Setup of north:
// snack
module snack(
    input ps2_data,
    input ps2_clk,
    input clk,
    input [1:0] speed_mode,
    input rst_n,
    input key,
    output hsync,
    output vsync,
    output beep,
    output [3:0] vga_r,
    output [3:0] vga_g,
    output [3:0] vga_b
    );
    wire key_r,key_l,key_u,key_d;
    PS2 ps2(.clk(clk),.rst(!rst_n),.ps2_clk(ps2_clk),.ps2_data(ps2_data),.up(key_u),.left(key_l),.right(key_r),.down(key_d));
    wire [9:0] col;
    wire [8:0] row;
    wire [9:0] box_x;
    wire [8:0] box_y;
    wire drive;
    wire snake_r;
    wire snake_head;
    snack_control u1_snack_control(
        .clk(clk),
        .rst_n(rst_n),
        .key_r(key_r),
        .key_l(key_l),
        .key_u(key_u),
        .key_d(key_d),
        .box_x(box_x),
        .box_y(box_y),
        .x_pos(col),
        .y_pos(row),
        .speed_mode(speed_mode),
        .drive(drive),
        .snack_r(snake_r),
        .snake_head(snake_head)
                  );
    random_box u1_random_box(
        .clk(clk),
        .rst_n(rst_n),
        .drive(drive), 
        .box_x(box_x), 
        .box_y(box_y)
    );
    wire [11:0] pixel;
    wire rdn;
    reg control_signal;
    wire [3:0]vga_r1;
    wire [3:0]vga_g1;
    wire [3:0]vga_b1;
    wire hsync1;
    wire vsync1;
    wire [3:0]vga_r2;
    wire [3:0]vga_g2;
    wire [3:0]vga_b2;
    wire hsync2;
    wire vsync2;
    VGA vga0(
        .clk(clk),
        .rst(!rst_n),
        .R(vga_r1),
        .G(vga_g1),
        .B(vga_b1),
        .HS(hsync1),
        .VS(vsync1),
        .row(row),
        .col(col),
        .rdn(rdn),
        .Din(pixel)
    );
    assign vga_r2 = 4'h0;
    assign vga_g2 = 4'h0;
    assign vga_b2 = 4'h0;
    assign hsync2 = 1'b0;
    assign vsync2 = 1'b0;
    draw_snake draw(
        .clk(clk),
        .rdn(rdn),
        .row(row),
  ...
make LEC_CHECK=0 ABC_AREA=1 CAP_MARGIN=0 CORE_MARGIN=2 CORE_UTILIZATION=72 CTS_CLUSTER_DIAMETER=232 HOLD_SLACK_MARGIN=0.29 PLACE_DENSITY=0.64 SETUP_SLACK_MARGIN=-0.92 SLEW_MARGIN=40 finish   # period 15.4 ns
run.sh (not shown) runs the stock make flow with config.mk's settings and CLKGATE_MAP_FILE=.
north reached the end of the flow, and the finished layout is clean on the timing, DRC and antenna checks.
Relative to north, the following input files were edited for south:
- removing SETUP_SLACK_MARGIN (formerly -0.92)
- changing CORE_UTILIZATION from 72 to 40
- removing HOLD_SLACK_MARGIN (formerly 0.29)
- changing SLEW_MARGIN from 40 to 20
- removing ABC_AREA (formerly 1)
- removing PLACE_DENSITY (formerly 0.64)
- changing CAP_MARGIN from 0 to 20
- removing CTS_CLUSTER_DIAMETER (formerly 232)
- changing the clock period (ns, I/O delays scaled along) from 15.4 to 40.0
==> results <==
- south finished all stages; the layout is clean.
- STATUS least setup slack across all paths after layout: south wins against north
- The final reports for south and north show clock power lower in the former.
- north reports its critical path class as input pin to register while south reports input pin to asynchronous set/reset pin.
- Looking at top routing layer in use, the met5 result is from north; the met4 one comes from south.
- Proportion of cell area occupied by multi-input gates in south vs north: up 1.4 points
- Compared with north, in south final total power has decreased, flip-flop and latch area held.
> inputs changed (south -> east)
- setting ABC_AREA to 1 for the first time
- changing CORE_UTILIZATION from 40 to 68
- setting CTS_CLUSTER_DIAMETER to 294 for the first time
- changing the clock period (ns, I/O delays scaled along) from 40.0 to 20.2
Findings:
Looking at the reports, east completed the entire flow and the layout it produced met the timing, DRC and antenna checks. Compared with south, east shows a higher number of antenna cells inserted. south has a higher sequential share of layout area than east. | sum of met2 wire segment lengths after detailed routing | higher: south |. | global-route wire length before repair | higher: south |. south fits on a die that is larger than the die of east.
Here is what was changed in the inputs of west compared with east.
- SETUP_SLACK_MARGIN: unset -> 1.7
- CTS_CLUSTER_DIAMETER: 294 -> unset
- ABC_AREA: 1 -> unset
- PLACE_DENSITY_LB_ADDON: unset -> 0.0
- CORE_UTILIZATION: 68 -> 72
- the clock period (ns, I/O delays scaled along): 20.2 -> 5.7
### Flow results
Compared to east, west has share of cell area taken by flip-flops and latches 0.82 points higher. In the floorplan summary, west is listed with a die area less than that of east. As of west, finished layout cell area had fallen by a few percent compared to east. Core utilization for west is higher than for east.

========
Starting RTL as in the previous note.
==> flow/design.v (excerpt) <==
module snack(
    input ps2_data,
    input ps2_clk,
    input clk,
    input [1:0] speed_mode,
    input rst_n,
    input key,
    output hsync,
    output vsync,
    output beep,
    output [3:0] vga_r,
    output [3:0] vga_g,
    output [3:0] vga_b
    );
Settings: LEC_CHECK=0, ABC_AREA=1, CAP_MARGIN=15, CORE_MARGIN=2, CORE_UTILIZATION=72, CTS_CLUSTER_DIAMETER=312, CTS_CLUSTER_SIZE=15, HOLD_SLACK_MARGIN=0.29, PLACE_DENSITY_LB_ADDON=0.03, SETUP_SLACK_MARGIN=-0.34, SLEW_MARGIN=20, TNS_END_PERCENT=5; clock period 5.7 ns.
The first run ran to the end with no violations.
Rerun with:
ABC_AREA = not set   (was 1)
CAP_MARGIN = 20   (was 15)
CTS_CLUSTER_DIAMETER = not set   (was 312)
CTS_CLUSTER_SIZE = not set   (was 15)
HOLD_SLACK_MARGIN = not set   (was 0.29)
PLACE_DENSITY_LB_ADDON = not set   (was 0.03)
SETUP_SLACK_MARGIN = 1.49   (was -0.34)
TNS_END_PERCENT = not set   (was 5)
After rerunning: The new run finished clean. Critical path depth went down by 7. Worst setup slack degrades by 0.74 ns. Area after synthesis went down by 3.5%. Combinational power went down by 14%. Utilization went up by 1.7 points. Clock power went up by 58%. Sequential cell count is unchanged. Sequential share of layout area went up by 0.36 points. Count of clock-buffer cells in the layout went up by 27. Via count went down by 7.8%. First-iteration DRC count went down by 13%.

========
build 72:
snack again, from the RTL that the note above started with.
make LEC_CHECK=0 ABC_AREA=1 CAP_MARGIN=20 CORE_MARGIN=2 CORE_UTILIZATION=65 CTS_CLUSTER_SIZE=80 MAX_ROUTING_LAYER=met4 MIN_ROUTING_LAYER=met1 SETUP_SLACK_MARGIN=5.0 SLEW_MARGIN=20 finish   # period 40.0 ns
Input changes introduced in build 36 (baseline for comparison: build 72):
Settings: removing MAX_ROUTING_LAYER (formerly met4); removing SETUP_SLACK_MARGIN (formerly 5.0); removing MIN_ROUTING_LAYER (formerly met1); setting CTS_CLUSTER_DIAMETER to 232 for the first time; removing CTS_CLUSTER_SIZE (formerly 80); changing CORE_UTILIZATION from 65 to 68; changing the clock period (ns, I/O delays scaled along) from 40.0 to 16.4.
- In summary, build 36 completed successfully, with a layout that passed the timing, DRC and antenna checks.
- Build 36 reports its uppermost layer routed as met5 while build 72 reports met4.
- Diff build 72 -> build 36 | wire length per cell | up slightly
- In build 36 the worst-case register-to-register setup slack turned out 24030 ps lower than in build 72.
- Between build 36 and build 72, the difference in post-detailed-routing wire length is negligible.
- Delta (build 36 minus build 72): utilization higher, design area roughly the same, count of inserted tapcells lower, count of non-CTS buffers in the layout higher.
Here is what was changed in the inputs of build 48 compared with build 36.
Settings: SETUP_SLACK_MARGIN newly set to 1.69; CTS_CLUSTER_SIZE newly set to 10; CTS_CLUSTER_DIAMETER removed (was 232); CORE_UTILIZATION changed from 68 to 72; ABC_AREA removed (was 1); the clock period (ns, I/O delays scaled along) changed from 16.4 to 5.7.
Findings:
Of build 48 and build 36, the run reporting the lower cell count after synthesis was build 48.
Routed wire length: build 48 better than build 36
Summary of build 48 over build 36: count of clock-buffer cells in the layout picked up an extra 15%; net switching fraction of the power lost 1.6 points; area growth from synthesis to layout picked up an extra 0.72 points; sequential share of layout area picked up an extra 0.79 points; met2 layer usage reported by global route picked up an extra 1.6 points.
Total cells reported by yosys after synthesis (higher): build 36
| final period utilization | higher: build 48 |
Lower non-clock buffer count goes to build 36 over build 48.
Number of buffers and inverters on the critical path in build 48 is 1 lower than in build 36

========
snack again, from the RTL that the note above started with.
==> flow/config.mk <==
export PLATFORM = sky130hd
export DESIGN_NAME = snack
export DESIGN_NICKNAME = snack
export VERILOG_FILES = /design/flow/design.v
export SDC_FILE = /design/flow/constraint.sdc
export NUM_CORES = 4
export LEC_CHECK = 0
export ABC_AREA = 1
export CAP_MARGIN = 15
export CELL_PAD_IN_SITES_DETAIL_PLACEMENT = 0
export CELL_PAD_IN_SITES_GLOBAL_PLACEMENT = 0
export CORE_MARGIN = 2
export CORE_UTILIZATION = 72
export CTS_CLUSTER_SIZE = 17
export HOLD_SLACK_MARGIN = 0.2
export MIN_ROUTING_LAYER = met1
export PLACE_DENSITY_LB_ADDON = 0.02
export SETUP_SLACK_MARGIN = 1.48
export SLEW_MARGIN = 20
==> flow/constraint.sdc <==
create_clock -name core_clock -period 5.7 [get_ports {clk}]
set_input_delay 1.1400 -clock core_clock [delete_from_list [all_inputs] [get_ports {clk}]]
set_output_delay 1.1400 -clock core_clock [all_outputs]
set_load 0.01 [all_outputs]
Change:
- ABC_AREA: 1 -> unset
- CAP_MARGIN: 15 -> 30
- CTS_CLUSTER_SIZE: 17 -> unset
- HOLD_SLACK_MARGIN: 0.2 -> unset
- PLACE_DENSITY: unset -> 0.69
- PLACE_DENSITY_LB_ADDON: 0.02 -> unset
- SETUP_SLACK_MARGIN: 1.48 -> 1.7
After rerunning: The new run finished with timing, DRC and antenna clean; non-clock buffer count climbs by 63; cell area is lower by 2.8%; setup slack gets worse by 0.20 ns; power went down by 5.8%.
Change:
- ABC_AREA: unset -> 1
- CTS_CLUSTER_DIAMETER: unset -> 74
- CTS_CLUSTER_SIZE: unset -> 14
- HOLD_SLACK_MARGIN: unset -> 0.29
- PLACE_DENSITY: 0.69 -> unset
- PLACE_DENSITY_LB_ADDON: unset -> 0.03
- SETUP_SLACK_MARGIN: 1.7 -> 1.38
After rerunning: Setup slack improved by 0.46 ns. Area after synthesis rises by 3.6%. Via count rises by 8.8%.
Change:
- CAP_MARGIN: 30 -> 20
- CELL_PAD_IN_SITES_DETAIL_PLACEMENT: 0 -> unset
- CELL_PAD_IN_SITES_GLOBAL_PLACEMENT: 0 -> unset
- CTS_CLUSTER_DIAMETER: 74 -> unset
- CTS_CLUSTER_SIZE: 14 -> unset
- MIN_ROUTING_LAYER: met1 -> unset
- SETUP_SLACK_MARGIN: 1.38 -> 1.49
Die size is unchanged.
Register-to-register slack is worse by 0.03 ns.
Wire length rose by 0.61%.
Change:
- ABC_AREA: 1 -> unset
- CTS_CLUSTER_DIAMETER: unset -> 397
- CTS_CLUSTER_SIZE: unset -> 10
- HOLD_SLACK_MARGIN: 0.29 -> unset
- PLACE_DENSITY: unset -> 0.4
- PLACE_DENSITY_LB_ADDON: 0.03 -> unset
- SETUP_SLACK_MARGIN: 1.49 -> 1.69
The new run completed with no timing, DRC or antenna violations.
Register-to-register slack degrades by 0.40 ns.
Worst hold slack improves by 0.013 ns.
Cell count goes down by 14%.
Routed wire length goes down by 3.3%.
Power figures rest on the tool's default switching activity, not on a simulated workload.
